===== run.sh =====
#!/bin/bash
# the make line also repeats each setting of config.mk as NAME=value (left out here)
make -C /OpenROAD-flow-scripts/flow DESIGN_CONFIG=/design/flow/config.mk WORK_HOME=/design/flow/orfs CLKGATE_MAP_FILE= finish

===== config.mk =====
export PLATFORM = sky130hd
export DESIGN_NAME = alu_design
export DESIGN_NICKNAME = alu_design
export VERILOG_FILES = /design/flow/design.v
export SDC_FILE = /design/flow/constraint.sdc
export NUM_CORES = 4
export LEC_CHECK = 0
export CAP_MARGIN = 20
export CELL_PAD_IN_SITES_DETAIL_PLACEMENT = 0
export CORE_MARGIN = 2
export CORE_UTILIZATION = 17
export CTS_CLUSTER_DIAMETER = 175
export CTS_CLUSTER_SIZE = 92
export GPL_ROUTABILITY_DRIVEN = 0
export HOLD_SLACK_MARGIN = 0.29
export MAX_ROUTING_LAYER = met5
export PLACE_DENSITY_LB_ADDON = 0.29
export SETUP_SLACK_MARGIN = -0.57
export SLEW_MARGIN = 10
export TNS_END_PERCENT = 15

===== constraint.sdc =====
create_clock -name core_clock -period 7.8 [get_ports {clock}]
set_input_delay 1.5600 -clock core_clock [delete_from_list [all_inputs] [get_ports {clock}]]
set_output_delay 1.5600 -clock core_clock [all_outputs]
set_load 0.01 [all_outputs]

===== design.v =====
module alu_design #(parameter W = 16, parameter N = 4) ( 
  clock, reset, CE, INP_valid, MODE, CMD, OPA, OPB, CIN, ERR, RES, OV, COUT, G, L, E);
  input clock;
  input reset;
  input CE;                     
  input [1:0] INP_valid;       
  input MODE;                  
  input [N-1:0] CMD;           
  input [W-1:0] OPA;           
  input [W-1:0] OPB;           
  input CIN;                   
  output reg ERR;              
  output reg [2*W-1:0] RES;    
  output reg OV;               
  output reg COUT;             
  output reg G;                
  output reg L;                
  output reg E;                
parameter SHIFT_W = $clog2(W);
reg [W-1:0] opa_r, opb_r;
reg [N-1:0] cmd_r;
reg [1:0] valid_r;
reg mode_r, cin_r;
reg [2*W - 1:0] res_comb;
reg cout_comb, ov_comb, g_comb, l_comb, e_comb, err_comb;
reg [SHIFT_W-1:0] shift_amount;
always @(posedge clock or posedge reset) begin
  if (reset) begin
    opa_r   <= 0;
    opb_r   <= 0;
    cmd_r   <= 0;
    valid_r <= 0;
    mode_r  <= 0;
    cin_r   <= 0;
  end else if (CE) begin
    opa_r   <= OPA;
    opb_r   <= OPB;
    cmd_r   <= CMD;
    valid_r <= INP_valid;
    mode_r  <= MODE;
    cin_r   <= CIN;
  end
end
always @(*) begin
  res_comb  = 0;
  cout_comb = 0;
  ov_comb   = 0;
  g_comb    = 0;
  l_comb    = 0;
  e_comb    = 0;
  err_comb  = 0;
  shift_amount = 0;
  if (mode_r) begin  
    case (valid_r)
      2'b01: begin  
        case (cmd_r)
          4'b0100: begin
            res_comb  = opa_r + 1;
            cout_comb = res_comb[W];
          end
          4'b0101: begin
            res_comb = opa_r - 1;
            ov_comb  = res_comb[W];
          end
          default: err_comb = 1;
        endcase
      end
      2'b10: begin  
        case (cmd_r)
          4'b0110: begin
            res_comb  = {{W{1'b0}}, opb_r + 1};
            cout_comb = res_comb[W];
          end
          4'b0111: begin
            res_comb = {{W{1'b0}}, opb_r - 1};
            ov_comb  = res_comb[W];
          end
          default: err_comb = 1;
        endcase
      end
      2'b11: begin  
        case (cmd_r)
          4'b0000: begin
            res_comb = opa_r + opb_r;
            cout_comb = res_comb[W];
          end
          4'b0001: begin
            res_comb = opa_r - opb_r;
            ov_comb = (opa_r < opb_r);
          end
          4'b0010: begin
            res_comb = opa_r + opb_r + cin_r;
            cout_comb = res_comb[W];
          end
          4'b0011: begin
            res_comb = opa_r - opb_r - cin_r;
            ov_comb = (opa_r < (opb_r + cin_r));
          end
          4'b1000: begin  
            if (opa_r == opb_r) begin
              e_comb = 1;
              g_comb = 0;
              l_comb = 0;
            end
            else if (opa_r > opb_r) begin
              e_comb = 0;
              g_comb = 1;
              l_comb = 0;
            end
            else begin
              e_comb = 0;
              g_comb = 0;
              l_comb = 1;
            end
          end
          4'b1001:   res_comb = (opa_r + 1) * (opb_r + 1);
          4'b1010: res_comb = (opa_r << 1) * opb_r;
          4'b1011: begin  
                   res_comb = $signed(opa_r) + $signed(opb_r);
                   ov_comb = (($signed(opa_r) > 0 && $signed(opb_r) > 0 && $signed(res_comb[W-1:0]) <= 0) ||
                             ($signed(opa_r) < 0 && $signed(opb_r) < 0 && $signed(res_comb[W-1:0]) >= 0));
                  if ($signed(opa_r) == $signed(opb_r)) begin
                    e_comb = 1;
                    g_comb = 0;
                    l_comb = 0;
                  end
                  else if ($signed(opa_r) > $signed(opb_r)) begin
                    e_comb = 0;
                    g_comb = 1;
                    l_comb = 0;
                  end
                  else begin
                    e_comb = 0;
                    g_comb = 0;
                    l_comb = 1;
                  end
          end
          4'b1100: begin  
                   res_comb = $signed(opa_r) - $signed(opb_r);
                   ov_comb = (($signed(opa_r) >= 0 && $signed(opb_r) < 0 && $signed(res_comb[W-1:0]) < 0) ||
                             ($signed(opa_r) < 0 && $signed(opb_r) >= 0 && $signed(res_comb[W-1:0]) >= 0));
                   if ($signed(opa_r) == $signed(opb_r)) begin
                     e_comb = 1;
                     g_comb = 0;
                     l_comb = 0;
                   end
                   else if ($signed(opa_r) > $signed(opb_r)) begin
                     e_comb = 0;
                     g_comb = 1;
                     l_comb = 0;
                   end
                   else begin
                     e_comb = 0;
                     g_comb = 0;
                     l_comb = 1;
                  end
          end
          default: err_comb = 1;
        endcase
      end
      default: err_comb = 1;
    endcase
  end else begin  
    case (valid_r)
      2'b01: begin  
        case (cmd_r)
          4'b0110:   res_comb = {{W{1'b0}}, ~opa_r};
          4'b1000:  res_comb = {{W{1'b0}}, opa_r >> 1};
          4'b1001:  res_comb = {{W{1'b0}}, opa_r << 1};
          default: err_comb = 1;
        endcase
      end
      2'b10: begin  
        case (cmd_r)
          4'b0111:   res_comb = {{W{1'b0}}, ~opb_r};
          4'b1010:  res_comb = {{W{1'b0}}, opb_r >> 1};
          4'b1011:  res_comb = {{W{1'b0}}, opb_r << 1};
          default: err_comb = 1;
        endcase
      end
      2'b11: begin  
        case (cmd_r)
          4'b0000:   res_comb = {{W{1'b0}}, opa_r & opb_r};
          4'b0001:  res_comb = {{W{1'b0}}, ~(opa_r & opb_r)};
          4'b0010:    res_comb = {{W{1'b0}}, opa_r | opb_r};
          4'b0011:   res_comb = {{W{1'b0}}, ~(opa_r | opb_r)};
          4'b0100:   res_comb = {{W{1'b0}}, opa_r ^ opb_r};
          4'b0101:  res_comb = {{W{1'b0}}, ~(opa_r ^ opb_r)};
          4'b1100: begin  
            if (|opb_r[W-1:SHIFT_W+1])   
              err_comb = 1;
            else begin
              shift_amount = opb_r[SHIFT_W-1:0];
              res_comb = {{W{1'b0}}, (opa_r << shift_amount) | (opa_r >> (W - shift_amount))};
            end
          end
          4'b1101: begin  
            if (|opb_r[W-1:SHIFT_W+1])   
              err_comb = 1;
            else begin
              shift_amount = opb_r[SHIFT_W-1:0];
              res_comb = {{W{1'b0}}, (opa_r >> shift_amount) | (opa_r << (W - shift_amount))};
            end
          end
          default: err_comb = 1;
        endcase
      end
      default: err_comb = 1;
    endcase
  end
end
always @(posedge clock or posedge reset) begin
  if (reset) begin
    RES  <= 0;
    COUT <= 0;
    OV   <= 0;
    G    <= 0;
    L    <= 0;
    E    <= 0;
    ERR  <= 0;
  end else if (CE) begin
    RES  <= res_comb;
    COUT <= cout_comb;
    OV   <= ov_comb;
    G    <= g_comb;
    L    <= l_comb;
    E    <= e_comb;
    ERR  <= err_comb;
  end
end
endmodule

==> reports/metrics.yaml, run 1 <==
status:
  status: "failed layout checks"
  so.violations: "setup timing"
finish:
  area_delta_synth_final_pct: 20.1
  finalNonFillerCells: 6351
  final_util_pct: 20.6
  final_area_um2: 35900
  nNetsFinal: 4755
route:
  firstDrtPassIters: 9
  route.detailed.drc: 0
  routed_wl_um: 150000
  vias: 29900
  dr.first_iter.drc_count: 3200
  num_antenna_cells: 0
  dr_wl_met2_um: 69400
  postRouteAntennaNets: 0
  wl_met1_um: 58400
  wl_per_cell_um: 23.6
  vias_per_cell: 4.71
  wl_met3_um: 11900
  top_layer: "met5"
placement:
  pre_cts_ws_ns: -0.375
  placed_cells: 6333
  hpwl_um: 122000
  port-buffer-count: 80
  placed_cell_area_um2: 35500
critical_path:
  start_kind: "flip-flop"
  crit_type: "reg -> reg"
  reg2reg_from: "opa_r[0]$_DFFE_PP0P_"
  cp-startpoint: "opa_r[0]$_DFFE_PP0P_"
  critPathBufInv: 8
  critical_path.top_delay_family: "adder cells"
  worst_path_max_delay_cell: "fa_1"
  r2r_cells: 32
  required_ns: 8.07
  r2r_end: "RES[31]$_DFFE_PP0P_"
  critPathMaxFanout: 4
  end_kind: "flip-flop"
  cpPeakStageDelay_ns: 0.56
  crit_end: "RES[31]$_DFFE_PP0P_"
  critPathMostFrequentCell: "fa_1"
  worstPathArrival_ns: 8.15
  cp_num_cells: 32
  r2r_slack_ns: -0.08
hold_path:
  min_path_cells: 1
  hp-class: "reg -> reg"
  min_from: "RES[10]$_DFFE_PP0P_"
  whs_endpoint: "RES[10]$_DFFE_PP0P_"
synthesis:
  synth_top_area_share_pct: 28.0
  yosysUniqueCellTypes: 82
  top_logic_kind: "adder cells"
  synth_top_cell_by_count: "inv_1"
  ys_sh_xor_pct: 6.97
  compound_area_share_pct: 16.2
  synth_flop_count: 78
  syn_area_um2: 29900
  yosysSeqAreaShare_pct: 6.53
  synth_async_sr_flop_share_pct: 100
  ys_warn_count: 1
  ff_type: "dfrtp_1"
  ys_sh_adder_pct: 39.4
  yosys-stat-area_um2: 29900
  synth_stat.cells: 3809
  synthTopCellsByArea: "fa_1 (28%), ha_1 (11%), inv_1 (7.1%)"
  syn_area_per_cell_um2: 7.84
  top_cells_by_count: "inv_1 (569), nand2_1 (505), fa_1 (418)"
  syn_nets: 4543
  syn_inst: 3809
  ys_sh_simple_pct: 17.1
  yosys.area.top_type: "fa_1"
  edf_count: 0
  mux_area_share_pct: 3.39
final_timing:
  worstMarginPinSlew_ns: 1.25
  clock_skew_ns: 0.0138
  rsz0062_at_grt: "true"
  slew_headroom_pct: 15.5
  fin_crit_ns: 7.88
  hold_viol_final: 0
  fmax_mhz: 127
  drv_slew: 0
  setup_slack_ns: -0.0819
  finalSetupViolations: 5
  period_used_pct: 101
  setup_tns_ns: -0.233
  whs_ns: 0.490
cts:
  clk_pin_slew_ns: 0.08
  ctsHoldBuffers: 0
  cts_root_buf: "clkbuf_16"
  clock_path_buffers: 2
  cts_tree: "yes"
  cts_buffers: 9
  clk_latency_ns: 0.41
  clock_sinks: 78
  h-tree-depth: 3
global_route:
  antenna_found_initial: 5
  grt_max_degree: 49
  grt_overflow: 0
  grt_pass1_vias: 30800
  grtUsageTotal_pct: 16.5
  grt_pass1_wl_um: 217000
floorplan:
  rows: 153
  core_area_um2: 174000
  io-pin-count: 81
  die_y_um: 423
  die_w_um: 423
  initial_core_util_pct: 17.1
  chipArea_um2: 179000
flow_run:
  drv_cap: 0
  warning_count: 64
-- final cells by class --
cell class              count  area, um2
inverters                 591       2220
clock buffers               9        225
multi-input cells        2908      24900
fillers                 19700     138000
flip-flops and latches     78       1960
repair buffers            433       3560
well taps                2325       2910
clock inverters             7       86.3
-- per-layer routing --
| layer | global-route usage [%] | up-vias |
|---|---|---|
| met1 | 20.1 | 15000 |
| met2 | 27.4 | 1499 |
| met3 | 2.61 | 440 |
| met4 | 9.57 | 4 |
| li1 | - | 13000 |
| met5 | 0 | - |
-- what timing repair did --
action                                  4_1_cts  5_1_grt
endpoints found under the setup margin        0        6
gates resized                                 0        9
setup buffers                                 0        2
==> run 2, diff against run 1 <==
Settings changed: SETUP_SLACK_MARGIN -0.57 to 0.04, SLEW_MARGIN 10 to 20, TNS_END_PERCENT 15 to 45.
==> reports/metrics.yaml, run 2 <==
status:
  status: "no timing/DRC/antenna violations"
synthesis:
  syn_nets: 4543
  top_logic_kind: "adder cells"
  edf_count: 0
  compound_area_share_pct: 16.2
  mux_area_share_pct: 3.39
  syn_area_um2: 29900
  synth_stat.cells: 3809
  ys_warn_count: 1
  top_cells_by_count: "inv_1 (569), nand2_1 (505), fa_1 (418)"
  ys_sh_adder_pct: 39.4
  syn_inst: 3809
  ys_sh_simple_pct: 17.1
  yosys-stat-area_um2: 29900
  synth_top_area_share_pct: 28.0
  yosysUniqueCellTypes: 82
  yosys.area.top_type: "fa_1"
  synth_flop_count: 78
  syn_area_per_cell_um2: 7.84
  synth_top_cell_by_count: "inv_1"
  ff_type: "dfrtp_1"
  synth_async_sr_flop_share_pct: 100
  synthTopCellsByArea: "fa_1 (28%), ha_1 (11%), inv_1 (7.1%)"
  yosysSeqAreaShare_pct: 6.53
  ys_sh_xor_pct: 6.97
critical_path:
  critPathMaxFanout: 7
  critPathBufInv: 7
  cp_num_cells: 30
  reg2reg_from: "opa_r[1]$_DFFE_PP0P_"
  crit_type: "reg -> reg"
  crit_end: "RES[28]$_DFFE_PP0P_"
  cpPeakStageDelay_ns: 0.52
  critPathMostFrequentCell: "fa_1"
  worstPathArrival_ns: 7.72
  r2r_cells: 30
  required_ns: 8.07
  end_kind: "flip-flop"
  critical_path.top_delay_family: "adder cells"
  start_kind: "flip-flop"
  worst_path_max_delay_cell: "fa_1"
  cp-startpoint: "opa_r[1]$_DFFE_PP0P_"
  r2r_slack_ns: 0.35
  r2r_end: "RES[28]$_DFFE_PP0P_"
cts:
  cts_root_buf: "clkbuf_16"
  cts_tree: "yes"
  clk_pin_slew_ns: 0.07
  cts_buffers: 9
  clock_sinks: 78
  h-tree-depth: 3
  clk_latency_ns: 0.41
  clock_path_buffers: 2
floorplan:
  die_y_um: 423
  die_w_um: 423
  initial_core_util_pct: 17.1
  chipArea_um2: 179000
  core_area_um2: 174000
  io-pin-count: 81
  rows: 153
global_route:
  grt_pass1_vias: 30800
  grt_max_degree: 57
  grt_pass1_wl_um: 220000
  antenna_found_initial: 5
  grtUsageTotal_pct: 16.7
  grt_overflow: 0
placement:
  pre_cts_ws_ns: -0.0441
  port-buffer-count: 80
  placed_cell_area_um2: 35800
  hpwl_um: 122000
final_timing:
  fmax_mhz: 134
  drv_slew: 0
  worstMarginPinSlew_ns: 1.27
  setup_slack_ns: 0.354
  finalSetupViolations: 0
  clock_skew_ns: 0.0124
  slew_headroom_pct: 14.1
  hold_viol_final: 0
  fin_crit_ns: 7.45
  period_used_pct: 95.5
finish:
  nNetsFinal: 4796
  area_delta_synth_final_pct: 22.3
  final_area_um2: 36500
route:
  routed_wl_um: 152000
  vias_per_cell: 4.69
  dr.first_iter.drc_count: 3116
  firstDrtPassIters: 10
  postRouteAntennaNets: 0
  route.detailed.drc: 0
  wl_per_cell_um: 23.8
  vias: 30000
hold_path:
  min_from: "RES[1]$_DFFE_PP0P_"
  min_path_cells: 1
  hp-class: "reg -> reg"
  whs_endpoint: "RES[1]$_DFFE_PP0P_"
flow_run:
  warning_count: 64
  drv_cap: 0
==> run 2: repair_timing <==
item / 4_1_cts / 5_1_grt
pin swaps: 0 / 26
hold buffers: 0 / 0
endpoints found under the hold margin: 0 / 0
endpoints found under the setup margin: 4 / 12
buffers inserted: 5 / 14
gates resized: 5 / 67
==> run 2: through the flow <==
stage | instances | hold WS (ns) | setup TNS, ns | utilization [%]
global route | 6392 | 0.516 | -0.0626 | 21.0
CTS | 6378 | 0.499 | 0 | 20.7
detailed placement | 6357 | 0.480 | -0.0441 | 20.5
floorplan | 3809 | 0.521 | 0 | -
finish | 6393 | 0.497 | 0 | 21.0
global placement | 6356 | 0.481 | -0.0195 | 20.5
==> run 2: area by class of cell <==
| type | count | area (um2) |
|---|---|---|
| fillers | 19600 | 138000 |
| inverters | 591 | 2220 |
| clock inverters | 7 | 62.6 |
| clock buffers | 9 | 225 |
| diodes | 1 | 2.50 |
| flip-flops and latches | 78 | 1960 |
| multi-input cells | 2908 | 25200 |
| repair buffers | 474 | 3920 |
| well taps | 2325 | 2910 |
==> run 2: per-layer routing <==
layer  up-vias  track usage (%)  routed length [um]
li1      13000                -                   -
met1     15000             20.3               59300
met2      1498             28.0               71200
met3       415             2.30               11100
met4        10             9.67               10500
met5         -                0                  64
==> run 3, diff against run 2 <==
Settings changed: ABC_AREA set to 1, CELL_PAD_IN_SITES_DETAIL_PLACEMENT 0 to unset, CELL_PAD_IN_SITES_GLOBAL_PLACEMENT set to 2, CORE_ASPECT_RATIO set to 1.37, CORE_MARGIN 2 to 8, CORE_UTILIZATION 17 to 40, CTS_CLUSTER_DIAMETER 175 to unset, CTS_CLUSTER_SIZE 92 to 80, GPL_TIMING_DRIVEN set to 0, HOLD_SLACK_MARGIN 0.29 to unset, MAX_ROUTING_LAYER met5 to met4, MIN_ROUTING_LAYER set to met2, PLACE_DENSITY_LB_ADDON 0.29 to unset, SETUP_SLACK_MARGIN 0.04 to unset, TNS_END_PERCENT 45 to 90.
Clock period 7.8 ns to 8.3 ns, I/O delays scaled along.
==> reports/metrics.yaml, run 3 <==
status:
  status: "aborted with a tool error"
  haltStage: "5_1_grt"
  error_line: "[ERROR GRT-0116] Global routing finished with congestion. Check the congestion regions in the DRC Viewer."
synthesis:
  top_logic_kind: "adder cells"
  synth_top_area_share_pct: 26.6
  ys_sh_xor_pct: 1.58
  syn_area_per_cell_um2: 6.60
  yosys-stat-area_um2: 31500
  synth_flop_count: 78
  ys_sh_adder_pct: 37.4
  compound_area_share_pct: 12.5
  ys_warn_count: 1
  synth_async_sr_flop_share_pct: 100
  top_cells_by_count: "nand2_1 (1,342), inv_1 (868), fa_1 (418)"
  syn_nets: 5506
  ff_type: "dfrtp_1"
  synthTopCellsByArea: "fa_1 (27%), nand2_1 (16%), ha_1 (11%)"
  yosysSeqAreaShare_pct: 6.20
  yosysUniqueCellTypes: 64
  syn_inst: 4772
  yosys.area.top_type: "fa_1"
  edf_count: 0
  ys_sh_simple_pct: 28.4
  syn_area_um2: 31500
  synth_top_cell_by_count: "nand2_1"
  mux_area_share_pct: 0.0318
  synth_stat.cells: 4772
floorplan:
  die_w_um: 256
  io-pin-count: 81
  initial_core_util_pct: 40.3
  core_area_um2: 78100
  die_y_um: 344
  chipArea_um2: 88000
  rows: 120
global_route:
  grt_overflow: 2
  grtUsageTotal_pct: 65.0
cts:
  h-tree-depth: 3
  clock_path_buffers: 2
  cts_buffers: 9
  cts_root_buf: "clkbuf_16"
  ctsHoldBuffers: 0
  clock_sinks: 78
placement:
  hpwl_um: 139000
  pre_cts_ws_ns: -1.76
  placed_cells: 5890
  port-buffer-count: 79
  placed_cell_area_um2: 33600
[run 3: routing by layer]
layer | GRT overflow | GRT usage [%]
met1 | - | -
met2 | 0 | 73.9
met3 | 2 | 67.2
met4 | 0 | 42.3
met5 | - | -
[run 3: per-stage QoR]
step	util, %	hold WS [ns]
2_1_floorplan	-	0.501
3_3_place_gp	43.0	0.462
3_5_place_dp	43.1	0.466
4_1_cts	43.6	0.484
[run 3: timing repair]
action | in CTS
resized | 82
endpoints found under the setup margin | 26
pin swaps | 0
setup buffers | 2
==> run 4, diff against run 3 <==
Settings changed: CAP_MARGIN 20 to 0, CELL_PAD_IN_SITES_GLOBAL_PLACEMENT 2 to unset, CORE_ASPECT_RATIO 1.37 to unset, CORE_MARGIN 8 to 2, CORE_UTILIZATION 40 to 72, CTS_CLUSTER_DIAMETER set to 40, CTS_CLUSTER_SIZE 80 to 10, GPL_ROUTABILITY_DRIVEN 0 to unset, GPL_TIMING_DRIVEN 0 to unset, MAX_ROUTING_LAYER met4 to unset, MIN_ROUTING_LAYER met2 to unset, PLACE_DENSITY set to 0.39, SETUP_SLACK_MARGIN set to 1.52, SLEW_MARGIN 20 to 40, TNS_END_PERCENT 90 to 5.
Clock period 8.3 ns to 5.13 ns, I/O delays scaled along.
==> reports/metrics.yaml, run 4 <==
synthesis:
  ys_sh_adder_pct: 37.4
  syn_inst: 4772
  compound_area_share_pct: 12.5
  yosys.area.top_type: "fa_1"
  mux_area_share_pct: 0.0318
  yosys-stat-area_um2: 31500
  ff_type: "dfrtp_1"
  top_cells_by_count: "nand2_1 (1,342), inv_1 (868), fa_1 (418)"
  edf_count: 0
  syn_area_per_cell_um2: 6.60
  syn_area_um2: 31500
  ys_sh_xor_pct: 1.58
  ys_warn_count: 1
  yosysSeqAreaShare_pct: 6.20
  synth_top_area_share_pct: 26.6
  syn_nets: 5506
  synthTopCellsByArea: "fa_1 (27%), nand2_1 (16%), ha_1 (11%)"
  top_logic_kind: "adder cells"
  synth_async_sr_flop_share_pct: 100
  synth_stat.cells: 4772
  ys_sh_simple_pct: 28.4
  synth_flop_count: 78
  synth_top_cell_by_count: "nand2_1"
  yosysUniqueCellTypes: 64
cts:
  clock_path_buffers: 2
  clock_sinks: 78
  h-tree-depth: 3
  cts_root_buf: "clkbuf_16"
  ctsHoldBuffers: 0
  cts_buffers: 9
global_route:
  grt_overflow: 228
  grtUsageTotal_pct: 77.0
floorplan:
  io-pin-count: 81
  rows: 76
  die_y_um: 213
  chipArea_um2: 45400
  initial_core_util_pct: 73.1
  die_w_um: 213
  core_area_um2: 43100
status:
  status: "aborted with a tool error"
  error_line: "[ERROR GRT-0232] Routing congestion too high. Check the congestion heatmap in the GUI."
  haltStage: "5_1_grt"
placement:
  port-buffer-count: 80
  placed_cells: 5759
  pre_cts_ws_ns: -1.75
  hpwl_um: 109000
  gp_congestion: 1.32
-- run 4: metal layers --
metal | global-route usage, % | GRT overflow
met2 | 92.9 | 126
met3 | 62.2 | 11
met4 | 70.4 | 88
met5 | 32.0 | 0
met1 | 79.5 | 3
-- run 4: what timing repair did --
action,in CTS
pin swaps,34
setup buffers,10
gates resized,115
setup endpoints to repair,36
-- run 4: per-stage QoR --
| step | area, um2 | TNS, ns | utilization [%] |
|---|---|---|---|
| CTS | 37200 | -34.49 | 86.3 |
| detailed placement | 36400 | -39.86 | 84.5 |
| global placement | 36400 | -37.03 | 84.5 |
| floorplan | 31800 | -24.27 | - |
==> run 5, diff against run 4 <==
Settings changed: CAP_MARGIN 0 to 20, CORE_UTILIZATION 72 to 68, CTS_CLUSTER_DIAMETER 40 to 349, CTS_CLUSTER_SIZE 10 to 99, PLACE_DENSITY 0.39 to 0.6, SETUP_SLACK_MARGIN 1.52 to unset, SLEW_MARGIN 40 to 20.
==> reports/metrics.yaml, run 5 <==
status:
  status: "aborted with a tool error"
  haltStage: "5_1_grt"
  error_line: "[ERROR GRT-0116] Global routing finished with congestion. Check the congestion regions in the DRC Viewer."
synthesis:
  ys_sh_xor_pct: 1.58
  synth_flop_count: 78
  yosysUniqueCellTypes: 64
  syn_area_um2: 31500
  edf_count: 0
  top_cells_by_count: "nand2_1 (1,342), inv_1 (868), fa_1 (418)"
  yosysSeqAreaShare_pct: 6.20
  synth_top_area_share_pct: 26.6
  ys_sh_adder_pct: 37.4
  ff_type: "dfrtp_1"
  yosys-stat-area_um2: 31500
  yosys.area.top_type: "fa_1"
  synthTopCellsByArea: "fa_1 (27%), nand2_1 (16%), ha_1 (11%)"
  syn_area_per_cell_um2: 6.60
  mux_area_share_pct: 0.0318
  synth_async_sr_flop_share_pct: 100
  synth_stat.cells: 4772
  synth_top_cell_by_count: "nand2_1"
  syn_nets: 5506
  compound_area_share_pct: 12.5
  ys_sh_simple_pct: 28.4
  ys_warn_count: 1
  syn_inst: 4772
  top_logic_kind: "adder cells"
placement:
  gp_congestion: 1.20
  hpwl_um: 117000
  port-buffer-count: 80
  placed_cell_area_um2: 36400
floorplan:
  rows: 78
  die_w_um: 219
  io-pin-count: 81
  core_area_um2: 45600
  chipArea_um2: 48000
  initial_core_util_pct: 69.1
  die_y_um: 219
cts:
  cts_buffers: 9
  ctsHoldBuffers: 0
  cts_root_buf: "clkbuf_16"
  clock_sinks: 78
  clock_path_buffers: 2
  h-tree-depth: 3
global_route:
  grtUsageTotal_pct: 72.6
  grt_overflow: 141
## run 5: timing repair
action,CTS
gates resized,218
endpoints found under the setup margin,28
cloned,1
buffers inserted,39
pin swaps,76
## run 5: metal layers
| layer | GRT usage [%] | overflow |
|---|---|---|
| met5 | 10.9 | 0 |
| met4 | 68.4 | 66 |
| met3 | 51.5 | 1 |
| met2 | 91.8 | 72 |
| met1 | 76.9 | 2 |
## run 5: metrics by stage
step	setup TNS [ns]	cells	setup slack (ns)	utilization, %
2_1_floorplan	-24.27	4772	-1.16	-
3_3_place_gp	-36.13	5767	-1.62	80.0
4_1_cts	-34.68	5823	-1.54	83.1
3_5_place_dp	-42.05	5767	-2.02	80.0
==> run 6, diff against run 5 <==
Settings changed: ABC_AREA 1 to unset, CORE_UTILIZATION 68 to 65, CTS_CLUSTER_DIAMETER 349 to 220, CTS_CLUSTER_SIZE 99 to 48, MAX_ROUTING_LAYER set to met4, PLACE_DENSITY 0.6 to unset, SETUP_SLACK_MARGIN set to -0.56, TNS_END_PERCENT 5 to unset.
Clock period 5.13 ns to 7.41 ns, I/O delays scaled along.
==> reports/metrics.yaml, run 6 <==
final_timing:
  setup_slack_ns: -0.536
  drv_slew: 0
  slew_headroom_pct: 17.6
  finalSetupViolations: 10
  clock_skew_ns: 0.0154
  period_used_pct: 107
  fin_crit_ns: 7.95
  fmax_mhz: 126
  worstMarginPinSlew_ns: 1.23
  hold_viol_final: 0
critical_path:
  cp_num_cells: 27
  cpPeakStageDelay_ns: 0.57
  r2r_cells: 27
  required_ns: 7.68
  critPathMostFrequentCell: "fa_1"
  worstPathArrival_ns: 8.21
  critical_path.top_delay_family: "adder cells"
  crit_end: "RES[31]$_DFFE_PP0P_"
  cp-startpoint: "opb_r[4]$_DFFE_PP0P_"
  start_kind: "flip-flop"
  critPathBufInv: 8
  crit_type: "reg -> reg"
  r2r_end: "RES[31]$_DFFE_PP0P_"
  end_kind: "flip-flop"
  critPathMaxFanout: 13
  r2r_slack_ns: -0.54
  worst_path_max_delay_cell: "fa_1"
  reg2reg_from: "opb_r[4]$_DFFE_PP0P_"
placement:
  pre_cts_ws_ns: -0.305
  hpwl_um: 109000
  placed_cell_area_um2: 33500
  port-buffer-count: 80
  placed_cells: 4636
  gp_congestion: 1.21
global_route:
  grt_max_degree: 64
  antenna_found_initial: 10
  grt_overflow: 0
  grtUsageTotal_pct: 60.4
  grt_pass1_vias: 33600
  grt_pass1_wl_um: 205000
synthesis:
  ys_sh_adder_pct: 39.4
  yosysUniqueCellTypes: 82
  ys_sh_simple_pct: 17.1
  synth_top_area_share_pct: 28.0
  yosys-stat-area_um2: 29900
  synth_async_sr_flop_share_pct: 100
  mux_area_share_pct: 3.39
  synthTopCellsByArea: "fa_1 (28%), ha_1 (11%), inv_1 (7.1%)"
  top_logic_kind: "adder cells"
  ys_sh_xor_pct: 6.97
  syn_area_um2: 29900
  syn_inst: 3809
  syn_nets: 4543
  ff_type: "dfrtp_1"
  synth_top_cell_by_count: "inv_1"
  ys_warn_count: 1
  synth_stat.cells: 3809
  compound_area_share_pct: 16.2
  top_cells_by_count: "inv_1 (569), nand2_1 (505), fa_1 (418)"
  yosysSeqAreaShare_pct: 6.53
  edf_count: 0
  yosys.area.top_type: "fa_1"
  syn_area_per_cell_um2: 7.84
  synth_flop_count: 78
route:
  dr.first_iter.drc_count: 5886
  vias_per_cell: 7.09
  vias: 33200
  wl_per_cell_um: 29.7
  route.detailed.drc: 0
  postRouteAntennaNets: 0
  routed_wl_um: 139000
  firstDrtPassIters: 14
floorplan:
  io-pin-count: 81
  chipArea_um2: 47700
  core_area_um2: 45400
  die_w_um: 218
  rows: 78
  initial_core_util_pct: 65.8
  die_y_um: 218
hold_path:
  whs_endpoint: "RES[2]$_DFFE_PP0P_"
  min_from: "RES[2]$_DFFE_PP0P_"
  hp-class: "reg -> reg"
  min_path_cells: 1
cts:
  clock_sinks: 78
  clk_latency_ns: 0.39
  h-tree-depth: 3
  cts_buffers: 9
  clk_pin_slew_ns: 0.08
  cts_tree: "yes"
  cts_root_buf: "clkbuf_16"
  clock_path_buffers: 2
finish:
  area_delta_synth_final_pct: 14.0
  nNetsFinal: 4789
  final_util_pct: 75.1
  finalNonFillerCells: 4675
  final_area_um2: 34100
flow_run:
  warning_count: 66
  drv_cap: 0
status:
  status: "failed layout checks"
  so.violations: "setup timing"
-- run 6: cell type report --
class,instances,area [um2]
multi-input combinational,2908,25000
fill,3217,11300
timing repair buffer,467,3800
inverter,591,2220
sequential,78,1960
tap,600,751
clock buffer,11,253
clock inverter,5,81.3
antenna,15,37.5
-- run 6: per-stage QoR --
step | setup TNS [ns] | hold slack (ns)
3_5_place_dp | -1.58 | 0.481
2_1_floorplan | -2.08 | 0.521
5_1_grt | -5.78 | 0.513
6_report | -2.77 | 0.507
4_1_cts | -1.88 | 0.499
3_3_place_gp | -0.152 | 0.480
-- run 6: what timing repair did --
action / CTS / global route
setup endpoints to repair: 0 / 10
setup buffers: 0 / 7
gates resized: 0 / 23
hold buffers: 0 / 0
-- run 6: metal layers --
layer	vias to the layer above	share of wire [%]	GRT usage [%]
li1	13100	-	-
met1	15500	32	67.1
met2	3373	39	82.6
met3	1254	17	27.5
met4	0	11	50.0
met5	-	0	-
==> run 7, diff against run 6 <==
Settings changed: CELL_PAD_IN_SITES_DETAIL_PLACEMENT set to 0, CORE_UTILIZATION 65 to 72, CTS_CLUSTER_DIAMETER 220 to 123, CTS_CLUSTER_SIZE 48 to 56, GPL_ROUTABILITY_DRIVEN set to 1, HOLD_SLACK_MARGIN set to 0.29, MAX_ROUTING_LAYER met4 to met5, PLACE_DENSITY_LB_ADDON set to 0.24, SETUP_SLACK_MARGIN -0.56 to 1.19.
Clock period 7.41 ns to 7.93 ns, I/O delays scaled along.
==> reports/metrics.yaml, run 7 <==
synthesis:
  syn_nets: 4543
  yosys-stat-area_um2: 29900
  synth_top_area_share_pct: 28.0
  ys_sh_xor_pct: 6.97
  ys_warn_count: 1
  compound_area_share_pct: 16.2
  syn_area_per_cell_um2: 7.84
  ff_type: "dfrtp_1"
  synth_async_sr_flop_share_pct: 100
  yosysSeqAreaShare_pct: 6.53
  synthTopCellsByArea: "fa_1 (28%), ha_1 (11%), inv_1 (7.1%)"
  yosysUniqueCellTypes: 82
  synth_top_cell_by_count: "inv_1"
  top_logic_kind: "adder cells"
  syn_area_um2: 29900
  edf_count: 0
  synth_flop_count: 78
  synth_stat.cells: 3809
  ys_sh_simple_pct: 17.1
  yosys.area.top_type: "fa_1"
  ys_sh_adder_pct: 39.4
  top_cells_by_count: "inv_1 (569), nand2_1 (505), fa_1 (418)"
  syn_inst: 3809
  mux_area_share_pct: 3.39
floorplan:
  die_w_um: 208
  chipArea_um2: 43100
  rows: 74
  core_area_um2: 40900
  initial_core_util_pct: 73.0
  die_y_um: 208
  io-pin-count: 81
cts:
  cts_root_buf: "clkbuf_16"
  clock_sinks: 78
  cts_buffers: 9
  clock_path_buffers: 2
  h-tree-depth: 3
  ctsHoldBuffers: 0
global_route:
  grtUsageTotal_pct: 77.7
  grt_overflow: 99
placement:
  port-buffer-count: 80
  gp_congestion: 1.27
  hpwl_um: 92700
status:
  error_line: "[ERROR GRT-0232] Routing congestion too high. Check the congestion heatmap in the GUI."
  status: "aborted with a tool error"
  haltStage: "5_1_grt"
[run 7: repair_timing]
item                                    in CTS
cloned                                       1
resized                                    134
setup buffers                               62
endpoints found under the setup margin      23
pin swaps                                   61
[run 7: stage by stage]
step / std cells / hold slack, ns / instance area, um2 / worst slack [ns]
floorplan: 3809 / 0.521 / 30200 / 0.800
detailed placement: 4362 / 0.475 / 32000 / 0.0673
global placement: 4362 / 0.466 / 32000 / 0.300
CTS: 4441 / 0.486 / 33600 / 0.705
[run 7: per-layer routing]
layer | overflow | GRT usage [%]
met4 | 46 | 73.7
met5 | 1 | 39.2
met3 | 5 | 68.4
met2 | 45 | 89.8
met1 | 2 | 78.3
==> run 8, diff against run 7 <==
Settings changed: CORE_UTILIZATION 72 to 63, CTS_CLUSTER_DIAMETER 123 to unset, PLACE_DENSITY_LB_ADDON 0.24 to 0.0, SETUP_SLACK_MARGIN 1.19 to -0.61, TNS_END_PERCENT set to 5.
Clock period 7.93 ns to 6.46 ns, I/O delays scaled along.
==> reports/metrics.yaml, run 8 <==
status:
  status: "failed layout checks"
  so.violations: "setup timing"
placement:
  gp_congestion: 1.17
  port-buffer-count: 80
  pre_cts_ws_ns: -1.28
  hpwl_um: 112000
flow_run:
  warning_count: 66
  drv_cap: 0
global_route:
  grt_pass1_wl_um: 214000
  grt_overflow: 0
  antenna_found_initial: 12
  grt_pass1_vias: 35100
  grtUsageTotal_pct: 58.5
  grt_max_degree: 57
hold_path:
  whs_endpoint: "RES[2]$_DFFE_PP0P_"
  min_from: "RES[2]$_DFFE_PP0P_"
  hp-class: "reg -> reg"
  min_path_cells: 1
synthesis:
  compound_area_share_pct: 16.2
  mux_area_share_pct: 3.39
  yosysUniqueCellTypes: 82
  yosys.area.top_type: "fa_1"
  edf_count: 0
  syn_nets: 4543
  ys_warn_count: 1
  ys_sh_simple_pct: 17.1
  yosysSeqAreaShare_pct: 6.53
  synth_flop_count: 78
  top_logic_kind: "adder cells"
  top_cells_by_count: "inv_1 (569), nand2_1 (505), fa_1 (418)"
  synth_stat.cells: 3809
  ys_sh_adder_pct: 39.4
  ff_type: "dfrtp_1"
  synth_top_cell_by_count: "inv_1"
  yosys-stat-area_um2: 29900
  synth_async_sr_flop_share_pct: 100
  ys_sh_xor_pct: 6.97
  syn_inst: 3809
  synth_top_area_share_pct: 28.0
  syn_area_per_cell_um2: 7.84
  syn_area_um2: 29900
  synthTopCellsByArea: "fa_1 (28%), ha_1 (11%), inv_1 (7.1%)"
cts:
  cts_buffers: 9
  clk_pin_slew_ns: 0.07
  clk_latency_ns: 0.39
  clock_sinks: 78
  cts_root_buf: "clkbuf_16"
  ctsHoldBuffers: 0
  clock_path_buffers: 2
  h-tree-depth: 3
  cts_tree: "yes"
final_timing:
  slew_headroom_pct: 17.2
  finalSetupViolations: 24
  setup_tns_ns: -17.06
  fmax_mhz: 133
  fin_crit_ns: 7.53
  period_used_pct: 117
  hold_viol_final: 0
  drv_slew: 0
  rsz0062_at_grt: "true"
  worstMarginPinSlew_ns: 1.24
  clock_skew_ns: 0.0128
  setup_slack_ns: -1.07
floorplan:
  io-pin-count: 81
  rows: 79
  chipArea_um2: 49200
  core_area_um2: 46700
  die_w_um: 222
  initial_core_util_pct: 64.0
  die_y_um: 222
critical_path:
  crit_type: "reg -> reg"
  worst_path_max_delay_cell: "fa_1"
  start_kind: "flip-flop"
  worstPathArrival_ns: 7.78
  critical_path.top_delay_family: "adder cells"
  reg2reg_from: "opa_r[1]$_DFFE_PP0P_"
  r2r_slack_ns: -1.07
  r2r_cells: 29
  cp-startpoint: "opa_r[1]$_DFFE_PP0P_"
  end_kind: "flip-flop"
  r2r_end: "RES[31]$_DFFE_PP0P_"
  cp_num_cells: 29
  critPathBufInv: 10
  crit_end: "RES[31]$_DFFE_PP0P_"
  required_ns: 6.71
  critPathMostFrequentCell: "fa_1"
  cpPeakStageDelay_ns: 0.56
  critPathMaxFanout: 11
route:
  vias: 34700
  postRouteAntennaNets: 0
  vias_per_cell: 7.16
  firstDrtPassIters: 30
  route.detailed.drc: 0
  routed_wl_um: 147000
  dr.first_iter.drc_count: 6910
  wl_per_cell_um: 30.2
finish:
  area_delta_synth_final_pct: 21.6
  final_util_pct: 77.9
  nNetsFinal: 4966
  nFillCells: 3064
## run 8: layout make-up
class                   instances  area (um2)  area share (%)
well taps                     607         759            2.09
clock buffers                  10         229           0.630
multi-input cells            2908       25700            70.8
diodes                         10        25.0          0.0689
clock inverters                 6         134           0.368
repair buffers                644        5270            14.5
flip-flops and latches         78        1960            5.41
inverters                     591        2230            6.13
## run 8: timing repair
action                     in CTS  in global routing
setup endpoints to repair      18                 20
setup buffers                  27                 20
resized                        91                 53
pin swaps                      30                 29
## run 8: metrics by stage
stage | hold slack [ns] | std cells | cell area (um2)
4_1_cts | 0.504 | 4828 | 35900
3_5_place_dp | 0.485 | 4792 | 34900
2_1_floorplan | 0.521 | 3809 | 30200
5_1_grt | 0.516 | 4845 | 36300
3_3_place_gp | 0.487 | 4792 | 34900
6_report | 0.515 | 4854 | 36300
## run 8: routing by layer
metal / vias to the layer above / track usage, % / part of all wire (%)
met3: 1450 / 27.5 / 18
li1: 13400 / - / -
met5: - / 0 / 0.095
met1: 16200 / 66.2 / 31
met4: 10 / 50.5 / 12
met2: 3655 / 83.0 / 40
==> run 9, diff against run 8 <==
Settings changed: CELL_PAD_IN_SITES_DETAIL_PLACEMENT 0 to unset, CORE_UTILIZATION 63 to 71, CTS_CLUSTER_SIZE 56 to 37, GPL_ROUTABILITY_DRIVEN 1 to unset, HOLD_SLACK_MARGIN 0.29 to unset, MAX_ROUTING_LAYER met5 to unset, PLACE_DENSITY_LB_ADDON 0.0 to 0.25.
Clock period 6.46 ns to 6.33 ns, I/O delays scaled along.
==> reports/metrics.yaml, run 9 <==
cts:
  h-tree-depth: 3
  cts_buffers: 9
  clock_sinks: 78
  clock_path_buffers: 2
  cts_root_buf: "clkbuf_16"
synthesis:
  ff_type: "dfrtp_1"
  syn_nets: 4543
  top_logic_kind: "adder cells"
  syn_area_um2: 29900
  ys_warn_count: 1
  synth_flop_count: 78
  ys_sh_xor_pct: 6.97
  syn_area_per_cell_um2: 7.84
  yosysSeqAreaShare_pct: 6.53
  synth_top_cell_by_count: "inv_1"
  synthTopCellsByArea: "fa_1 (28%), ha_1 (11%), inv_1 (7.1%)"
  yosys.area.top_type: "fa_1"
  top_cells_by_count: "inv_1 (569), nand2_1 (505), fa_1 (418)"
  synth_stat.cells: 3809
  mux_area_share_pct: 3.39
  edf_count: 0
  yosysUniqueCellTypes: 82
  yosys-stat-area_um2: 29900
  compound_area_share_pct: 16.2
  ys_sh_simple_pct: 17.1
  syn_inst: 3809
  synth_async_sr_flop_share_pct: 100
  synth_top_area_share_pct: 28.0
  ys_sh_adder_pct: 39.4
floorplan:
  core_area_um2: 41800
  die_w_um: 209
  initial_core_util_pct: 71.5
  chipArea_um2: 43700
  die_y_um: 209
  io-pin-count: 81
  rows: 75
placement:
  hpwl_um: 102000
  placed_cells: 4709
  gp_congestion: 1.29
  pre_cts_ws_ns: -1.65
  port-buffer-count: 80
status:
  error_line: "[ERROR GRT-0116] Global routing finished with congestion. Check the congestion regions in the DRC Viewer."
  status: "aborted with a tool error"
  haltStage: "5_1_grt"
global_route:
  grtUsageTotal_pct: 73.9
  grt_overflow: 4
==> run 9: timing repair <==
| item | in CTS |
|---|---|
| hold buffers | 0 |
| endpoints found under the setup margin | 19 |
| pin swaps | 36 |
| gates resized | 97 |
| gates cloned | 1 |
| endpoints found under the hold margin | 0 |
| setup buffers | 30 |
==> run 9: metal layers <==
metal	overflow	GRT usage, %
met4	3	70.5
met2	1	88.2
met3	0	61.5
met5	0	39.0
met1	0	74.2
==> run 9: stage by stage <==
step                area [um2]  TNS [ns]  hold slack [ns]
floorplan                30200     -9.49            0.521
global placement         34700    -20.75            0.466
detailed placement       34700    -27.46            0.470
CTS                      35600    -15.40            0.487
==> run 10, diff against run 9 <==
Settings changed: CELL_PAD_IN_SITES_DETAIL_PLACEMENT set to 0, CORE_UTILIZATION 71 to 65, CTS_CLUSTER_SIZE 37 to 56, GPL_ROUTABILITY_DRIVEN set to 1, HOLD_SLACK_MARGIN set to 0.29, MAX_ROUTING_LAYER set to met5, PLACE_DENSITY_LB_ADDON 0.25 to 0.24, SETUP_SLACK_MARGIN -0.61 to -0.26, TNS_END_PERCENT 5 to unset.
Clock period 6.33 ns to 6.48 ns, I/O delays scaled along.
==> reports/metrics.yaml, run 10 <==
status:
  status: "aborted with a tool error"
  haltStage: "5_1_grt"
  error_line: "[ERROR GRT-0232] Routing congestion too high. Check the congestion heatmap in the GUI."
synthesis:
  ys_sh_adder_pct: 39.4
  synth_top_area_share_pct: 28.0
  syn_area_um2: 29900
  syn_inst: 3809
  synth_stat.cells: 3809
  ys_sh_simple_pct: 17.1
  top_logic_kind: "adder cells"
  mux_area_share_pct: 3.39
  yosysUniqueCellTypes: 82
  synth_async_sr_flop_share_pct: 100
  syn_nets: 4543
  edf_count: 0
  ff_type: "dfrtp_1"
  syn_area_per_cell_um2: 7.84
  ys_warn_count: 1
  yosys.area.top_type: "fa_1"
  top_cells_by_count: "inv_1 (569), nand2_1 (505), fa_1 (418)"
  yosysSeqAreaShare_pct: 6.53
  synthTopCellsByArea: "fa_1 (28%), ha_1 (11%), inv_1 (7.1%)"
  ys_sh_xor_pct: 6.97
  synth_flop_count: 78
  synth_top_cell_by_count: "inv_1"
  compound_area_share_pct: 16.2
  yosys-stat-area_um2: 29900
placement:
  hpwl_um: 117000
  port-buffer-count: 80
  gp_congestion: 1.16
cts:
  clock_path_buffers: 2
  cts_root_buf: "clkbuf_16"
  cts_buffers: 9
  clock_sinks: 78
  ctsHoldBuffers: 0
  h-tree-depth: 3
floorplan:
  die_y_um: 218
  die_w_um: 218
  initial_core_util_pct: 65.8
  chipArea_um2: 47700
  io-pin-count: 81
  core_area_um2: 45400
  rows: 78
global_route:
  grtUsageTotal_pct: 81.9
  grt_overflow: 158
[run 10: through the flow]
step,TNS (ns),cell area [um2],std cells,worst slack [ns]
4_1_cts,-11.34,36400,4868,-0.845
3_5_place_dp,-20.17,35300,4829,-1.34
3_3_place_gp,-13.82,35300,4829,-1.01
2_1_floorplan,-5.26,30200,3809,-0.650
[run 10: routing by layer]
| metal | overflow | track usage [%] |
|---|---|---|
| met1 | 3 | 82.3 |
| met4 | 58 | 80.1 |
| met5 | 1 | 47.5 |
| met3 | 9 | 69.4 |
| met2 | 87 | 95.2 |
[run 10: timing repair]
action / CTS
endpoints found under the hold margin: 0
pin swaps: 48
setup endpoints to repair: 23
resized: 143
buffers inserted: 32
==> run 11, diff against run 10 <==
Settings changed: CORE_UTILIZATION 65 to 58, PLACE_DENSITY_LB_ADDON 0.24 to 0.1, SETUP_SLACK_MARGIN -0.26 to 1.19.
Clock period 6.48 ns to 6.73 ns, I/O delays scaled along.
==> reports/metrics.yaml, run 11 <==
status:
  status: "failed layout checks"
  so.violations: "setup timing"
synthesis:
  syn_area_um2: 29900
  ff_type: "dfrtp_1"
  syn_area_per_cell_um2: 7.84
  syn_inst: 3809
  synth_async_sr_flop_share_pct: 100
  yosysSeqAreaShare_pct: 6.53
  syn_nets: 4543
  synth_stat.cells: 3809
  edf_count: 0
  synth_flop_count: 78
  yosys-stat-area_um2: 29900
  ys_sh_xor_pct: 6.97
  synthTopCellsByArea: "fa_1 (28%), ha_1 (11%), inv_1 (7.1%)"
  yosys.area.top_type: "fa_1"
  compound_area_share_pct: 16.2
  top_logic_kind: "adder cells"
  mux_area_share_pct: 3.39
  ys_warn_count: 1
  top_cells_by_count: "inv_1 (569), nand2_1 (505), fa_1 (418)"
  ys_sh_simple_pct: 17.1
  synth_top_area_share_pct: 28.0
  yosysUniqueCellTypes: 82
  synth_top_cell_by_count: "inv_1"
  ys_sh_adder_pct: 39.4
hold_path:
  whs_endpoint: "L$_DFFE_PP0P_"
  min_path_cells: 1
  min_from: "L$_DFFE_PP0P_"
  hp-class: "reg -> reg"
critical_path:
  critical_path.top_delay_family: "adder cells"
  cp_num_cells: 33
  crit_end: "RES[26]$_DFFE_PP0P_"
  required_ns: 6.99
  cp-startpoint: "opa_r[0]$_DFFE_PP0P_"
  worst_path_max_delay_cell: "fa_1"
  end_kind: "flip-flop"
  critPathMaxFanout: 6
  cpPeakStageDelay_ns: 0.54
  r2r_slack_ns: -0.95
  start_kind: "flip-flop"
  crit_type: "reg -> reg"
  worstPathArrival_ns: 7.94
  r2r_end: "RES[26]$_DFFE_PP0P_"
  critPathBufInv: 13
  r2r_cells: 33
  reg2reg_from: "opa_r[0]$_DFFE_PP0P_"
final_timing:
  slew_headroom_pct: 16.7
  rsz0062_at_grt: "true"
  hold_viol_final: 0
  whs_ns: 0.505
  fin_crit_ns: 7.68
  drv_slew: 0
  worstMarginPinSlew_ns: 1.24
  period_used_pct: 114
  setup_tns_ns: -13.34
  fmax_mhz: 130
  setup_slack_ns: -0.948
  clock_skew_ns: 0.0147
  finalSetupViolations: 20
floorplan:
  chipArea_um2: 53300
  initial_core_util_pct: 58.5
  io-pin-count: 81
  core_area_um2: 51100
  rows: 83
  die_y_um: 231
  die_w_um: 231
finish:
  final_area_um2: 37100
  finalNonFillerCells: 4947
  final_util_pct: 72.7
  nNetsFinal: 4993
  area_delta_synth_final_pct: 24.4
route:
  firstDrtPassIters: 12
  postRouteAntennaNets: 0
  dr.first_iter.drc_count: 5435
  route.detailed.drc: 0
  wl_per_cell_um: 30.6
  routed_wl_um: 152000
  vias_per_cell: 6.85
  vias: 33900
cts:
  clock_path_buffers: 2
  cts_tree: "yes"
  h-tree-depth: 3
  clock_sinks: 78
  clk_latency_ns: 0.41
  cts_root_buf: "clkbuf_16"
  clk_pin_slew_ns: 0.07
  cts_buffers: 9
global_route:
  grt_pass1_vias: 34500
  grtUsageTotal_pct: 54.8
  antenna_found_initial: 10
  grt_max_degree: 57
  grt_overflow: 0
  grt_pass1_wl_um: 214000
flow_run:
  drv_cap: 0
  warning_count: 66
placement:
  port-buffer-count: 80
  placed_cell_area_um2: 35200
  pre_cts_ws_ns: -1.19
  hpwl_um: 115000
  placed_cells: 4876
  gp_congestion: 1.15
-- run 11: area by class of cell --
type,count,area [um2]
multi-input combinational,2908,26300
inverter,591,2230
fill,3713,13900
antenna,3,7.51
tap,680,851
clock inverter,6,86.3
timing repair buffer,671,5530
sequential,78,1960
clock buffer,10,229
-- run 11: timing repair --
item,4_1_cts,5_1_grt
resized,91,134
setup endpoints to repair,28,28
hold buffers,0,0
pin swaps,32,97
setup buffers,27,25
-- run 11: per-layer routing --
metal | vias up | GRT usage [%] | part of all wire (%) | routed length, um
met2 | 3193 | 80.8 | 41 | 61900
met5 | - | 1.65 | 0.082 | 125
li1 | 13400 | - | - | -
met1 | 16000 | 61.8 | 32 | 48500
met4 | 10 | 45.3 | 11 | 17100
met3 | 1229 | 22.7 | 16 | 23900
==> run 12, diff against run 11 <==
Settings changed: ABC_AREA set to 1, CELL_PAD_IN_SITES_DETAIL_PLACEMENT 0 to 1, CORE_ASPECT_RATIO set to 1.25, CORE_MARGIN 2 to 8, CORE_UTILIZATION 58 to 17, GPL_TIMING_DRIVEN set to 0, HOLD_SLACK_MARGIN 0.29 to unset, MIN_ROUTING_LAYER set to met1, PLACE_DENSITY set to 0.48, PLACE_DENSITY_LB_ADDON 0.1 to unset, SLEW_MARGIN 20 to 35, TNS_END_PERCENT set to 35.
Clock period 6.73 ns to 7.8 ns, I/O delays scaled along.
==> reports/metrics.yaml, run 12 <==
finish:
  nNetsFinal: 5839
  nFillCells: 22800
  final_area_um2: 40700
  final_util_pct: 22.1
  area_delta_synth_final_pct: 29.2
placement:
  pre_cts_ws_ns: -1.91
  gp_congestion: 1.02
  placed_cell_area_um2: 35400
  hpwl_um: 151000
  port-buffer-count: 79
synthesis:
  top_cells_by_count: "nand2_1 (1,342), inv_1 (868), fa_1 (418)"
  syn_nets: 5506
  syn_area_per_cell_um2: 6.60
  yosys.area.top_type: "fa_1"
  synth_top_cell_by_count: "nand2_1"
  synthTopCellsByArea: "fa_1 (27%), nand2_1 (16%), ha_1 (11%)"
  ff_type: "dfrtp_1"
  synth_top_area_share_pct: 26.6
  yosysSeqAreaShare_pct: 6.20
  yosys-stat-area_um2: 31500
  ys_warn_count: 1
  ys_sh_simple_pct: 28.4
  ys_sh_adder_pct: 37.4
  top_logic_kind: "adder cells"
  mux_area_share_pct: 0.0318
  ys_sh_xor_pct: 1.58
  edf_count: 0
  yosysUniqueCellTypes: 64
  syn_inst: 4772
  synth_stat.cells: 4772
  synth_flop_count: 78
  synth_async_sr_flop_share_pct: 100
  compound_area_share_pct: 12.5
  syn_area_um2: 31500
final_timing:
  clock_skew_ns: 0.0305
  whs_ns: 0.485
  drv_slew: 0
  rsz0062_at_grt: "true"
  slew_headroom_pct: 32.6
  setup_slack_ns: 0.735
  finalSetupViolations: 0
  worstMarginPinSlew_ns: 1.01
  fin_crit_ns: 7.07
  period_used_pct: 90.6
  fmax_mhz: 142
  hold_viol_final: 0
route:
  dr_wl_met2_um: 86200
  wl_met1_um: 73800
  wl_met3_um: 13400
  postRouteAntennaNets: 0
  wl_per_cell_um: 25.2
  vias_per_cell: 4.78
  firstDrtPassIters: 6
  route.detailed.drc: 0
  top_layer: "met5"
  vias: 36000
  dr.first_iter.drc_count: 2917
  routed_wl_um: 190000
floorplan:
  initial_core_util_pct: 17.1
  chipArea_um2: 199000
  die_w_um: 401
  io-pin-count: 81
  die_y_um: 497
  core_area_um2: 184000
  rows: 176
cts:
  clk_latency_ns: 0.42
  cts_buffers: 9
  h-tree-depth: 3
  clk_pin_slew_ns: 0.09
  cts_root_buf: "clkbuf_16"
  clock_sinks: 78
  cts_tree: "yes"
  clock_path_buffers: 2
global_route:
  grt_max_degree: 51
  antenna_found_initial: 13
  grtUsageTotal_pct: 18.2
  grt_pass1_wl_um: 268000
  grt_pass1_vias: 38100
  grt_overflow: 0
critical_path:
  cp-startpoint: "opa_r[8]$_DFFE_PP0P_"
  reg2reg_from: "opa_r[8]$_DFFE_PP0P_"
  cpPeakStageDelay_ns: 0.67
  worstPathArrival_ns: 7.36
  start_kind: "flip-flop"
  end_kind: "flip-flop"
  crit_end: "RES[22]$_DFFE_PP0P_"
  worst_path_max_delay_cell: "fa_2"
  critPathMostFrequentCell: "nand2_1"
  required_ns: 8.10
  critPathMaxFanout: 9
  r2r_end: "RES[22]$_DFFE_PP0P_"
  r2r_slack_ns: 0.73
  crit_type: "reg -> reg"
  critical_path.top_delay_family: "adder cells"
  cp_num_cells: 33
  critPathBufInv: 8
  r2r_cells: 33
hold_path:
  min_path_cells: 2
  hp-class: "reg -> reg"
  min_from: "RES[9]$_DFFE_PP0P_"
  whs_endpoint: "RES[9]$_DFFE_PP0P_"
status:
  status: "no timing/DRC/antenna violations"
flow_run:
  warning_count: 66
  drv_cap: 0
-- run 12: area by class of cell --
cell class                 instances  area, um2  share of cell area, %
clock inverter                     7       66.3                  0.163
inverter                         929       3700                   9.10
multi-input combinational       3565      27100                   66.6
buffer                           200       1650                   4.06
timing repair buffer             322       2900                   7.13
clock buffer                       9        225                  0.554
antenna                            9       22.5                 0.0554
tap                             2403       3010                   7.39
sequential                        78       1990                   4.90
-- run 12: per-stage QoR --
step | cells | setup TNS, ns
4_1_cts | 7455 | 0
2_1_floorplan | 4772 | 0
5_1_grt | 7513 | 0
3_3_place_gp | 7254 | -34.49
3_5_place_dp | 7257 | -37.65
6_report | 7522 | 0
-- run 12: layer usage --
layer / track usage, % / up-vias
met1: 21.5 / 18100
met3: 3.18 / 566
met4: 12.3 / 4
li1: - / 15600
met2: 30.1 / 1722
met5: 0 / -
-- run 12: what timing repair did --
item,CTS,global route
pin swaps,156,133
gates resized,705,189
hold buffers,0,0
buffers inserted,182,56
endpoints found under the setup margin,29,26
cloned,0,1
==> run 13, diff against run 12 <==
Settings changed: ABC_AREA 1 to unset, CAP_MARGIN 20 to 10, CELL_PAD_IN_SITES_DETAIL_PLACEMENT 1 to 0, CELL_PAD_IN_SITES_GLOBAL_PLACEMENT set to 0, CORE_ASPECT_RATIO 1.25 to unset, CORE_MARGIN 8 to 2, CORE_UTILIZATION 17 to 72, CTS_CLUSTER_SIZE 56 to 44, GPL_TIMING_DRIVEN 0 to unset, HOLD_SLACK_MARGIN set to 0.29, MIN_ROUTING_LAYER met1 to unset, PLACE_DENSITY 0.48 to unset, PLACE_DENSITY_LB_ADDON set to 0.29, SETUP_SLACK_MARGIN 1.19 to 2.19, SLEW_MARGIN 35 to 20, TNS_END_PERCENT 35 to unset.
==> reports/metrics.yaml, run 13 <==
placement:
  gp_congestion: 1.29
  hpwl_um: 92300
  pre_cts_ws_ns: -0.179
  port-buffer-count: 80
cts:
  ctsHoldBuffers: 0
  clock_sinks: 78
  cts_root_buf: "clkbuf_16"
  cts_buffers: 9
  h-tree-depth: 3
  clock_path_buffers: 2
synthesis:
  compound_area_share_pct: 16.2
  ys_sh_simple_pct: 17.1
  syn_area_per_cell_um2: 7.84
  syn_area_um2: 29900
  yosysSeqAreaShare_pct: 6.53
  yosysUniqueCellTypes: 82
  synthTopCellsByArea: "fa_1 (28%), ha_1 (11%), inv_1 (7.1%)"
  yosys.area.top_type: "fa_1"
  mux_area_share_pct: 3.39
  syn_inst: 3809
  synth_flop_count: 78
  ys_sh_xor_pct: 6.97
  edf_count: 0
  synth_async_sr_flop_share_pct: 100
  synth_stat.cells: 3809
  ys_sh_adder_pct: 39.4
  syn_nets: 4543
  top_cells_by_count: "inv_1 (569), nand2_1 (505), fa_1 (418)"
  ys_warn_count: 1
  ff_type: "dfrtp_1"
  synth_top_area_share_pct: 28.0
  synth_top_cell_by_count: "inv_1"
  yosys-stat-area_um2: 29900
  top_logic_kind: "adder cells"
status:
  error_line: "[ERROR GRT-0232] Routing congestion too high. Check the congestion heatmap in the GUI."
  status: "aborted with a tool error"
  haltStage: "5_1_grt"
global_route:
  grtUsageTotal_pct: 74.7
  grt_overflow: 61
floorplan:
  chipArea_um2: 43100
  initial_core_util_pct: 73.0
  rows: 74
  io-pin-count: 81
  die_y_um: 208
  core_area_um2: 40900
  die_w_um: 208
[run 13: metrics by stage]
stage               util [%]  std cells  instance area (um2)
detailed placement      78.7       4361                32200
floorplan                  -       3809                30600
global placement        78.7       4361                32200
CTS                     82.7       4431                33900
[run 13: repair_timing]
item                       CTS
cloned                       0
pin swaps                   74
setup endpoints to repair   27
gates resized              175
buffers inserted            54
[run 13: per-layer routing]
metal / overflow / GRT usage, %
met1: 2 / 75.4
met2: 30 / 87.6
met3: 4 / 65.3
met4: 25 / 69.4
met5: 0 / 36.2
==> run 14, diff against run 13 <==
Settings changed: CAP_MARGIN 10 to 20, CELL_PAD_IN_SITES_GLOBAL_PLACEMENT 0 to unset, CORE_MARGIN 2 to 7, CORE_UTILIZATION 72 to 56, CTS_CLUSTER_DIAMETER set to 175, CTS_CLUSTER_SIZE 44 to 92, PLACE_DENSITY set to 0.78, PLACE_DENSITY_LB_ADDON 0.29 to unset, SETUP_SLACK_MARGIN 2.19 to -0.77, TNS_END_PERCENT set to 5.
==> reports/metrics.yaml, run 14 <==
final_timing:
  drv_slew: 0
  worstMarginPinSlew_ns: 1.30
  fin_crit_ns: 8.16
  setup_tns_ns: -1.35
  fmax_mhz: 123
  hold_viol_final: 0
  finalSetupViolations: 7
  clock_skew_ns: 0.0111
  slew_headroom_pct: 13.2
  period_used_pct: 105
  whs_ns: 0.498
  setup_slack_ns: -0.362
synthesis:
  syn_inst: 3809
  top_cells_by_count: "inv_1 (569), nand2_1 (505), fa_1 (418)"
  synth_top_area_share_pct: 28.0
  ys_sh_adder_pct: 39.4
  synth_async_sr_flop_share_pct: 100
  yosysUniqueCellTypes: 82
  ff_type: "dfrtp_1"
  yosys-stat-area_um2: 29900
  synth_flop_count: 78
  ys_sh_simple_pct: 17.1
  syn_nets: 4543
  ys_sh_xor_pct: 6.97
  syn_area_per_cell_um2: 7.84
  yosys.area.top_type: "fa_1"
  synthTopCellsByArea: "fa_1 (28%), ha_1 (11%), inv_1 (7.1%)"
  synth_stat.cells: 3809
  mux_area_share_pct: 3.39
  top_logic_kind: "adder cells"
  ys_warn_count: 1
  compound_area_share_pct: 16.2
  synth_top_cell_by_count: "inv_1"
  yosysSeqAreaShare_pct: 6.53
  syn_area_um2: 29900
  edf_count: 0
floorplan:
  die_y_um: 245
  chipArea_um2: 60000
  core_area_um2: 52700
  io-pin-count: 81
  rows: 84
  die_w_um: 245
  initial_core_util_pct: 56.7
route:
  firstDrtPassIters: 7
  route.detailed.drc: 0
  wl_met3_um: 17000
  dr_wl_met2_um: 57100
  wl_met1_um: 49700
  postRouteAntennaNets: 0
  vias: 30600
  routed_wl_um: 134000
  wl_per_cell_um: 28.9
  top_layer: "met5"
  vias_per_cell: 6.58
  dr.first_iter.drc_count: 3824
placement:
  pre_cts_ws_ns: -0.262
  gp_congestion: 1.09
  hpwl_um: 107000
  placed_cells: 4636
  placed_cell_area_um2: 32900
  port-buffer-count: 80
status:
  so.violations: "setup timing"
  status: "failed layout checks"
critical_path:
  start_kind: "flip-flop"
  end_kind: "flip-flop"
  r2r_slack_ns: -0.36
  cpPeakStageDelay_ns: 0.84
  critPathMostFrequentCell: "fa_1"
  critical_path.top_delay_family: "adder cells"
  required_ns: 8.04
  r2r_end: "RES[31]$_DFFE_PP0P_"
  critPathMaxFanout: 8
  crit_end: "RES[31]$_DFFE_PP0P_"
  r2r_cells: 30
  worst_path_max_delay_cell: "xnor2_1"
  worstPathArrival_ns: 8.41
  cp-startpoint: "opb_r[3]$_DFFE_PP0P_"
  reg2reg_from: "opb_r[3]$_DFFE_PP0P_"
  critPathBufInv: 6
  cp_num_cells: 30
  crit_type: "reg -> reg"
global_route:
  grt_overflow: 0
  grt_max_degree: 65
  grt_pass1_wl_um: 197000
  grtUsageTotal_pct: 44.0
  grt_pass1_vias: 30500
  antenna_found_initial: 3
cts:
  post-cts-setup-buffer-count: 0
  clk_pin_slew_ns: 0.07
  clock_path_buffers: 2
  clock_sinks: 78
  cts_buffers: 9
  postCtsResizedCells: 0
  h-tree-depth: 3
  ctsHoldBuffers: 0
  cts_tree: "yes"
  cts_root_buf: "clkbuf_16"
  clk_latency_ns: 0.38
finish:
  nNetsFinal: 4693
  final_area_um2: 33300
  nFillCells: 4740
  finalNonFillerCells: 4653
  area_delta_synth_final_pct: 11.3
  final_util_pct: 63.2
flow_run:
  drv_cap: 0
  warning_count: 63
hold_path:
  whs_endpoint: "RES[20]$_DFFE_PP0P_"
  hp-class: "reg -> reg"
  min_path_cells: 2
  min_from: "RES[20]$_DFFE_PP0P_"
run 14: final cells by class:
| cell class | instances | area, um2 | share of cell area (%) |
|---|---|---|---|
| Antenna cell | 1 | 2.50 | 0.00752 |
| Inverter | 591 | 2220 | 6.67 |
| Sequential cell | 78 | 1960 | 5.88 |
| Timing Repair Buffer | 371 | 3050 | 9.16 |
| Multi-Input combinational cell | 2908 | 24900 | 74.7 |
| Clock inverter | 5 | 81.3 | 0.245 |
| Clock buffer | 11 | 233 | 0.700 |
| Tap cell | 688 | 861 | 2.59 |
run 14: metal layers:
metal / global-route usage [%] / vias up
li1: - / 12800
met2: 66.6 / 2240
met5: 0 / -
met1: 56.4 / 14900
met3: 11.8 / 586
met4: 26.1 / 6
